Design alu, start of the top module:
module alu #(
	parameter DATA_WIDTH = 32,
	parameter INST_WIDTH = 4
)(
	input                   i_clk,
	input                   i_rst_n,
	input  [DATA_WIDTH-1:0] i_data_a,
	input  [DATA_WIDTH-1:0] i_data_b,
	input  [INST_WIDTH-1:0] i_inst,
	input                   i_valid,
	output [DATA_WIDTH-1:0] o_data,
	output                  o_overflow,
	output                  o_valid
);
==> flow/config.mk <==
export PLATFORM = sky130hd
export DESIGN_NAME = alu
export DESIGN_NICKNAME = alu
export VERILOG_FILES = /design/flow/design.v
export SDC_FILE = /design/flow/constraint.sdc
export NUM_CORES = 4
export LEC_CHECK = 0
export CAP_MARGIN = 20
export CORE_MARGIN = 2
export CORE_UTILIZATION = 61
export CTS_CLUSTER_SIZE = 41
export PLACE_DENSITY = 0.78
export SETUP_SLACK_MARGIN = -0.35
export SLEW_MARGIN = 20
export TNS_END_PERCENT = 40
==> flow/constraint.sdc <==
create_clock -name core_clock -period 6.47 [get_ports {i_clk}]
set_input_delay 1.2940 -clock core_clock [delete_from_list [all_inputs] [get_ports {i_clk}]]
set_output_delay 1.2940 -clock core_clock [all_outputs]
set_load 0.01 [all_outputs]
run.sh (not shown) runs the stock make flow with config.mk's settings and CLKGATE_MAP_FILE=.
The starting point stopped in 5_1_grt, error GRT-0232.
Then changed:
Settings changed: CORE_UTILIZATION 61 to 70, CTS_CLUSTER_SIZE 41 to default, PLACE_DENSITY 0.78 to default, SETUP_SLACK_MARGIN -0.35 to 0.17, TNS_END_PERCENT 40 to default.
Clock period 6.47 ns to 10.2 ns, I/O delays scaled along.
Result: The new run aborted during 5_1_grt. Die area decreases by 13%. Synthesized cell count is unchanged. Synthesized area stays the same.

---

## main
alu again, from the RTL that the note above started with.
// alu
module alu #(
	parameter DATA_WIDTH = 32,
	parameter INST_WIDTH = 4
)(
	input                   i_clk,
	input                   i_rst_n,
	input  [DATA_WIDTH-1:0] i_data_a,
	input  [DATA_WIDTH-1:0] i_data_b,
	input  [INST_WIDTH-1:0] i_inst,
	input                   i_valid,
	output [DATA_WIDTH-1:0] o_data,
	output                  o_overflow,
	output                  o_valid
);
export LEC_CHECK = 0
export ABC_AREA = 1
export CAP_MARGIN = 20
export CELL_PAD_IN_SITES_DETAIL_PLACEMENT = 1
export CELL_PAD_IN_SITES_GLOBAL_PLACEMENT = 2
export CORE_ASPECT_RATIO = 1.63
export CORE_MARGIN = 3
export CORE_UTILIZATION = 65
export CTS_CLUSTER_DIAMETER = 144
export GPL_TIMING_DRIVEN = 0
export MAX_ROUTING_LAYER = met4
export MIN_ROUTING_LAYER = met1
export SETUP_SLACK_MARGIN = -0.31
export SLEW_MARGIN = 40
export TNS_END_PERCENT = 35
create_clock -name core_clock -period 6.55 [get_ports {i_clk}]
main never completed; the flow aborted with a tool error in global placement without I/O (3_1_place_gp_skip_io).
> inputs changed (main -> the feature branch)
- CORE_MARGIN changed from 3 to 2
- TNS_END_PERCENT removed (was 35)
- CELL_PAD_IN_SITES_GLOBAL_PLACEMENT removed (was 2)
- CELL_PAD_IN_SITES_DETAIL_PLACEMENT removed (was 1)
- SETUP_SLACK_MARGIN removed (was -0.31)
- GPL_TIMING_DRIVEN removed (was 0)
- MIN_ROUTING_LAYER removed (was met1)
- SLEW_MARGIN changed from 40 to 20
- MAX_ROUTING_LAYER removed (was met4)
- CORE_UTILIZATION changed from 65 to 58
- CORE_ASPECT_RATIO removed (was 1.63)
- CTS_CLUSTER_DIAMETER removed (was 144)
- ABC_AREA removed (was 1)
- the clock period (ns, I/O delays scaled along) changed from 6.55 to 6.47
### Flow results
- Relative to main, the floorplan net count measured on the feature branch has decreased by more than 10%.
- Between main and the feature branch, the flow reports cell count listed in synth_stat.txt decreasing by more than a quarter.
- Between main and the feature branch, portion of the post-synthesis area used by sequential elements increased.
- Going from main to the feature branch, share of synthesized cell area in and, or, nand and nor gates decreased 4.4 points; mux cell area share after synthesis went up 0.26 points; width of the die moved up.
- In the feature branch, the area enclosed by the die boundary came out 3.6% below the value in main.
- Area share of xor/xnor cells in the synthesized design: the feature branch higher than main
- Of the feature branch and main, not a single run came through the flow clean.
- The feature branch: flow complete, layout not clean; failing: setup timing
- What ended main was a tool error in global placement without I/O (3_1_place_gp_skip_io); the run never finished.
- The feature branch ended up with a lower number of instances in the synthesized netlist than main did.
- Relative to main, number of rows in the core area has gone down in the feature branch.

---

== run A ==
alu again, from the RTL that the note above started with.
make LEC_CHECK=0 ABC_AREA=1 CAP_MARGIN=20 CELL_PAD_IN_SITES_DETAIL_PLACEMENT=2 CELL_PAD_IN_SITES_GLOBAL_PLACEMENT=2 CORE_ASPECT_RATIO=1.64 CORE_MARGIN=2 CORE_UTILIZATION=65 CTS_CLUSTER_DIAMETER=144 MAX_ROUTING_LAYER=met4 MIN_ROUTING_LAYER=met2 PLACE_DENSITY=0.55 SETUP_SLACK_MARGIN=0.56 SLEW_MARGIN=40 finish   # period 6.55 ns
As the logs show, run A stopped at global placement without I/O (3_1_place_gp_skip_io) after a tool error, so it never reached the end of the flow.
What run B does differently from run A at the input level:
==> flow/config.mk <==
export PLATFORM = sky130hd
export DESIGN_NAME = alu
export DESIGN_NICKNAME = alu
export VERILOG_FILES = /design/flow/design.v
export SDC_FILE = /design/flow/constraint.sdc
export NUM_CORES = 4
export LEC_CHECK = 0
export CAP_MARGIN = 20
export CORE_MARGIN = 2
export CORE_UTILIZATION = 68
export SETUP_SLACK_MARGIN = 1.36
export SLEW_MARGIN = 20
==> flow/constraint.sdc <==
create_clock -name core_clock -period 10.5 [get_ports {i_clk}]
set_input_delay 2.1000 -clock core_clock [delete_from_list [all_inputs] [get_ports {i_clk}]]
set_output_delay 2.1000 -clock core_clock [all_outputs]
set_load 0.01 [all_outputs]
==> comparison <==
As the logs show, run B stopped at global routing (5_1_grt) after a tool error, so it never reached the end of the flow.
Between run B and run A, it is run B whose number of standard-cell rows in the floorplan is lower, by 35.
Between run B and run A, it is run B whose horizontal die dimension is higher, by about 17%.
When run B is set beside run A, its die area turns out to be about 16% smaller.
Diff run A -> run B: net count after synthesis fell by 1790, height of the die fell by about 30%, distinct cell type count of the synthesized netlist rose by 27%, synthesized area fell by about 13%, area share of and-or/or-and cells after synthesis rose by 3.3 points.
From run A to run B the numbers moved as follows: parity-gate share of the synthesized area counting xor and xnor cells now sits higher, number of cell instances after yosys synthesis now sits lower, initial standard-cell utilization of the core now sits higher.
> inputs changed (run B -> run C)
--- a/flow/config.mk
+++ b/flow/config.mk
@@ -10,2 +10,2 @@
-export CORE_UTILIZATION = 68
-export SETUP_SLACK_MARGIN = 1.36
+export CORE_UTILIZATION = 61
+export CTS_CLUSTER_SIZE = 97
==> flow/constraint.sdc <==
create_clock -name core_clock -period 11.8 [get_ports {i_clk}]
set_input_delay 2.3600 -clock core_clock [delete_from_list [all_inputs] [get_ports {i_clk}]]
set_output_delay 2.3600 -clock core_clock [all_outputs]
set_load 0.01 [all_outputs]
==> results <==
- Run C: all stages complete, timing, DRC and antenna checks passed
- Against run B as the reference, run C delivers a lower buffer count from post-CTS setup fixing.
- ~same post-synth design cell area in run B and run C
- When the final numbers for run B and run C were put side by side, the chip width turned out to be smaller in run B.
- Per the comparison of run C with run B, placed wire-length estimate now sits lower; final weighted congestion in routability-driven placement now sits lower; worst setup timing slack at the placement stage now sits higher.
### run C -> run D
--- a/flow/config.mk
+++ b/flow/config.mk
@@ -8,0 +9 @@
+export CORE_ASPECT_RATIO = 1.58
@@ -10,2 +11,2 @@
-export CORE_UTILIZATION = 61
-export CTS_CLUSTER_SIZE = 97
+export CORE_UTILIZATION = 40
+export GPL_TIMING_DRIVEN = 0
==> flow/constraint.sdc <==
create_clock -name core_clock -period 12.0 [get_ports {i_clk}]
set_input_delay 2.4000 -clock core_clock [delete_from_list [all_inputs] [get_ports {i_clk}]]
set_output_delay 2.4000 -clock core_clock [all_outputs]
set_load 0.01 [all_outputs]
--- outcome ---
- The flow for run D finished, though final verification flagged setup timing.
- Going from run C to run D, die span in x shrank slightly.
- Routed wire length in run D is 37% above run C.
- Delta(buffering stage count on the worst path with inverters included, run D - run C) < 0
- From run C to run D the numbers moved as follows: count of buffers not belonging to the clock network in the layout went up by 52.
- Diff run D and run C: final period utilization higher in run D
- On final instance area: between run D and run C, it ends up lower for run C.

---

== run 1 ==
Starting RTL as in the previous note.
## alu
module alu #(
	parameter DATA_WIDTH = 32,
	parameter INST_WIDTH = 4
)(
	input                   i_clk,
	input                   i_rst_n,
	input  [DATA_WIDTH-1:0] i_data_a,
	input  [DATA_WIDTH-1:0] i_data_b,
	input  [INST_WIDTH-1:0] i_inst,
	input                   i_valid,
	output [DATA_WIDTH-1:0] o_data,
	output                  o_overflow,
	output                  o_valid
);
	reg [DATA_WIDTH - 1:0] o_data_r, o_data_w;
	reg o_overflow_r, o_overflow_w;
	reg o_valid_r, o_valid_w;
	reg [2 * DATA_WIDTH - 1:0] o_mul_temp;
	integer i;
	assign o_data = o_data_r;
	assign o_overflow = o_overflow_r;
	assign o_valid = o_valid_r;
	always @(*) begin
		if (i_valid) begin
			case (i_inst)
				4'd0: begin
					o_data_w = i_data_a + i_data_b;
					if (i_data_a[DATA_WIDTH - 1] && i_data_b[DATA_WIDTH - 1] && ~o_data_w[DATA_WIDTH - 1]) begin
						o_overflow_w = 1;
					end
					else if (~i_data_a[DATA_WIDTH - 1] && ~i_data_b[DATA_WIDTH - 1] && o_data_w[DATA_WIDTH - 1]) begin
						o_overflow_w = 1;
					end
					else begin
						o_overflow_w = 0;
					end
					o_valid_w = 1;
				end
				4'd1: begin
					o_data_w = i_data_a - i_data_b;
					if (~i_data_a[DATA_WIDTH - 1] && i_data_b[DATA_WIDTH - 1] && o_data_w[DATA_WIDTH - 1]) begin
						o_overflow_w = 1;
					end
					else if (i_data_a[DATA_WIDTH - 1] && ~i_data_b[DATA_WIDTH - 1] && ~o_data_w[DATA_WIDTH - 1]) begin
						o_overflow_w = 1;
					end
					else begin
						o_overflow_w = 0;
					end
					o_valid_w = 1;
				end
				4'd2: begin
					o_data_w = i_data_a * i_data_b;
					if ((i_data_a[DATA_WIDTH - 1] == i_data_b[DATA_WIDTH - 1]) && o_data_w[DATA_WIDTH - 1]) begin
						o_overflow_w = 1;
					end
					else if ((i_data_a[DATA_WIDTH - 1] != i_data_b[DATA_WIDTH - 1]) && ~o_data_w[DATA_WIDTH - 1]) begin
						o_overflow_w = 1;
					end
					else begin
						o_overflow_w = 0;
					end
					o_valid_w = 1;
				end
				4'd3: begin
					if (~i_data_a[DATA_WIDTH - 1] && i_data_b[DATA_WIDTH - 1]) begin
						o_data_w = i_data_a;
					end
					else if (i_data_a[DATA_WIDTH - 1] && ~i_data_b[DATA_WIDTH - 1]) begin
						o_data_w = i_data_b;
					end
  ...
export LEC_CHECK = 0
export ABC_AREA = 1
export CAP_MARGIN = 10
export CORE_MARGIN = 2
export CORE_UTILIZATION = 51
export CTS_CLUSTER_DIAMETER = 337
export CTS_CLUSTER_SIZE = 48
export PLACE_DENSITY = 0.82
export SLEW_MARGIN = 20
create_clock -name core_clock -period 12.0 [get_ports {i_clk}]
Setup changes, run 1 to run 2
# run 1
export LEC_CHECK = 0
export ABC_AREA = 1
export CAP_MARGIN = 10
export CORE_MARGIN = 2
export CORE_UTILIZATION = 51
export CTS_CLUSTER_DIAMETER = 337
export CTS_CLUSTER_SIZE = 48
export PLACE_DENSITY = 0.82
export SLEW_MARGIN = 20
create_clock -name core_clock -period 12.0 [get_ports {i_clk}]
# run 2
export LEC_CHECK = 0
export CAP_MARGIN = 20
export CORE_MARGIN = 2
export CORE_UTILIZATION = 51
export SETUP_SLACK_MARGIN = 1.91
export SLEW_MARGIN = 20
create_clock -name core_clock -period 6.47 [get_ports {i_clk}]
- The higher worst-case setup margin in the final layout came out of run 1.
- Between run 1 and run 2, portion of the post-synthesis area used by sequential elements is lower for run 1, run 2 comes in above that.
- The run showing the smaller met2 track utilization from global routing is run 1.
- Per the comparison of run 2 with run 1, cell count after synthesis decreased by 1790 relative to the old numbers.
- Run 2 -> stages 100% | layout checks FAIL | setup timing
#### Input delta (run 3 over run 2)
# run 2
export LEC_CHECK = 0
export CAP_MARGIN = 20
export CORE_MARGIN = 2
export CORE_UTILIZATION = 51
export SETUP_SLACK_MARGIN = 1.91
export SLEW_MARGIN = 20
create_clock -name core_clock -period 6.47 [get_ports {i_clk}]
# run 3
export LEC_CHECK = 0
export CAP_MARGIN = 20
export CORE_MARGIN = 2
export CORE_UTILIZATION = 70
export CTS_CLUSTER_SIZE = 24
export SLEW_MARGIN = 20
export TNS_END_PERCENT = 5
create_clock -name core_clock -period 9.73 [get_ports {i_clk}]
## What came out
- Run 3 did not finish; a tool error ended it in global routing (5_1_grt).
- In run 3 the placed wire-length estimate after detailed placement turned out about 0.6% lower than in run 2.
- [compare] base=run 2 new=run 3: number of cells after detailed placement now smaller; number of CTS-inserted buffers comparable.
- Changes observed in run 3 relative to run 2: height of the die down about 14%; maximum level of the CTS H-tree flat.
- Diff run 2..run 3 | post-synthesis register bit count | unchanged
- Summary of the comparison: area of the placeable core is lower in run 3, relative to run 2.
- Number of resized instances in the post-cts repair step (run 3 vs. run 2) decreases by more than half
- Run 2 fits on a die that is larger than the die of run 3.
--- input diff run 3..run 4 ---
# run 3
export LEC_CHECK = 0
export CAP_MARGIN = 20
export CORE_MARGIN = 2
export CORE_UTILIZATION = 70
export CTS_CLUSTER_SIZE = 24
export SLEW_MARGIN = 20
export TNS_END_PERCENT = 5
create_clock -name core_clock -period 9.73 [get_ports {i_clk}]
# run 4
export LEC_CHECK = 0
export CAP_MARGIN = 20
export CORE_MARGIN = 2
export CORE_UTILIZATION = 57
export SETUP_SLACK_MARGIN = -0.35
export SLEW_MARGIN = 20
export TNS_END_PERCENT = 40
create_clock -name core_clock -period 6.47 [get_ports {i_clk}]
Results
[flow] run 4 | stages: complete | final checks: fail | reason: setup timing. From run 3 to run 4 the numbers moved as follows: placed standard-cell area up 4.7%, final weighted congestion of routability-driven global placement down 3.1%, yosys-reported design area after synthesis flat. Netlist area before placement came out exactly the same in run 4 and run 3. The die size in run 3 is 0.817 times that in run 4. Higher count of standard-cell rows was reported by run 4, not run 3. On placed wire-length estimate, run 4 and run 3 are neck and neck.
--- input diff run 4..run 5 ---
# run 4
export LEC_CHECK = 0
export CAP_MARGIN = 20
export CORE_MARGIN = 2
export CORE_UTILIZATION = 57
export SETUP_SLACK_MARGIN = -0.35
export SLEW_MARGIN = 20
export TNS_END_PERCENT = 40
create_clock -name core_clock -period 6.47 [get_ports {i_clk}]
# run 5
export LEC_CHECK = 0
export CAP_MARGIN = 20
export CORE_MARGIN = 2
export CORE_UTILIZATION = 59
export CTS_CLUSTER_DIAMETER = 362
export CTS_CLUSTER_SIZE = 41
export SETUP_SLACK_MARGIN = -0.35
export SLEW_MARGIN = 20
export TNS_END_PERCENT = 40
create_clock -name core_clock -period 6.47 [get_ports {i_clk}]
## What came out
The runs compared here, run 4 and run 5, all ended either early or with open violations.
Run 4 -> stages 100% | layout checks FAIL | setup timing
Run 5: all stages done; final checks FAILED (setup timing).
Run 5 vs run 4 — count of buffers added by post-CTS timing repair for setup climbed by a few percent
The worst setup slack in run 5 sits 0.10 ns below the value recorded for run 4.
Run 4 -> run 5: routability-driven placement congestion ratio decreased by a few percent
Summary of run 5 over run 4: worst hold slack after final layout increased 0.0091 ns, time the worst path needs with I/O delays and setup increased 0.10 ns.
Against run 4 as the reference, run 5 delivers a lower aggregate routed wire length.
Comparing setup TNS for run 4 and run 5, the smaller number came from run 5.
Relative to run 4, the width of the chip measured on run 5 has decreased slightly.
From run 4 to run 5 the numbers moved as follows: pre-CTS worst setup slack dropped 0.074 ns; post-layout utilization of the core barely changed.
--- input diff run 5..run 6 ---
# run 5
export LEC_CHECK = 0
export CAP_MARGIN = 20
export CORE_MARGIN = 2
export CORE_UTILIZATION = 59
export CTS_CLUSTER_DIAMETER = 362
export CTS_CLUSTER_SIZE = 41
export SETUP_SLACK_MARGIN = -0.35
export SLEW_MARGIN = 20
export TNS_END_PERCENT = 40
create_clock -name core_clock -period 6.47 [get_ports {i_clk}]
# run 6
export LEC_CHECK = 0
export CAP_MARGIN = 20
export CORE_MARGIN = 2
export CORE_UTILIZATION = 68
export SETUP_SLACK_MARGIN = -0.73
export SLEW_MARGIN = 20
create_clock -name core_clock -period 9.42 [get_ports {i_clk}]
## What came out
In run 6 the implementation ran to completion but is not tape-out ready, as the final checks report setup timing. Tap cell instance count went down by more than 10% going from run 5 to run 6. When run 6 is set beside run 5, its routed metal-1 wirelength turns out to be 12% smaller. Run 6 ends up with a number of core rows that is 6 lower than in run 5.
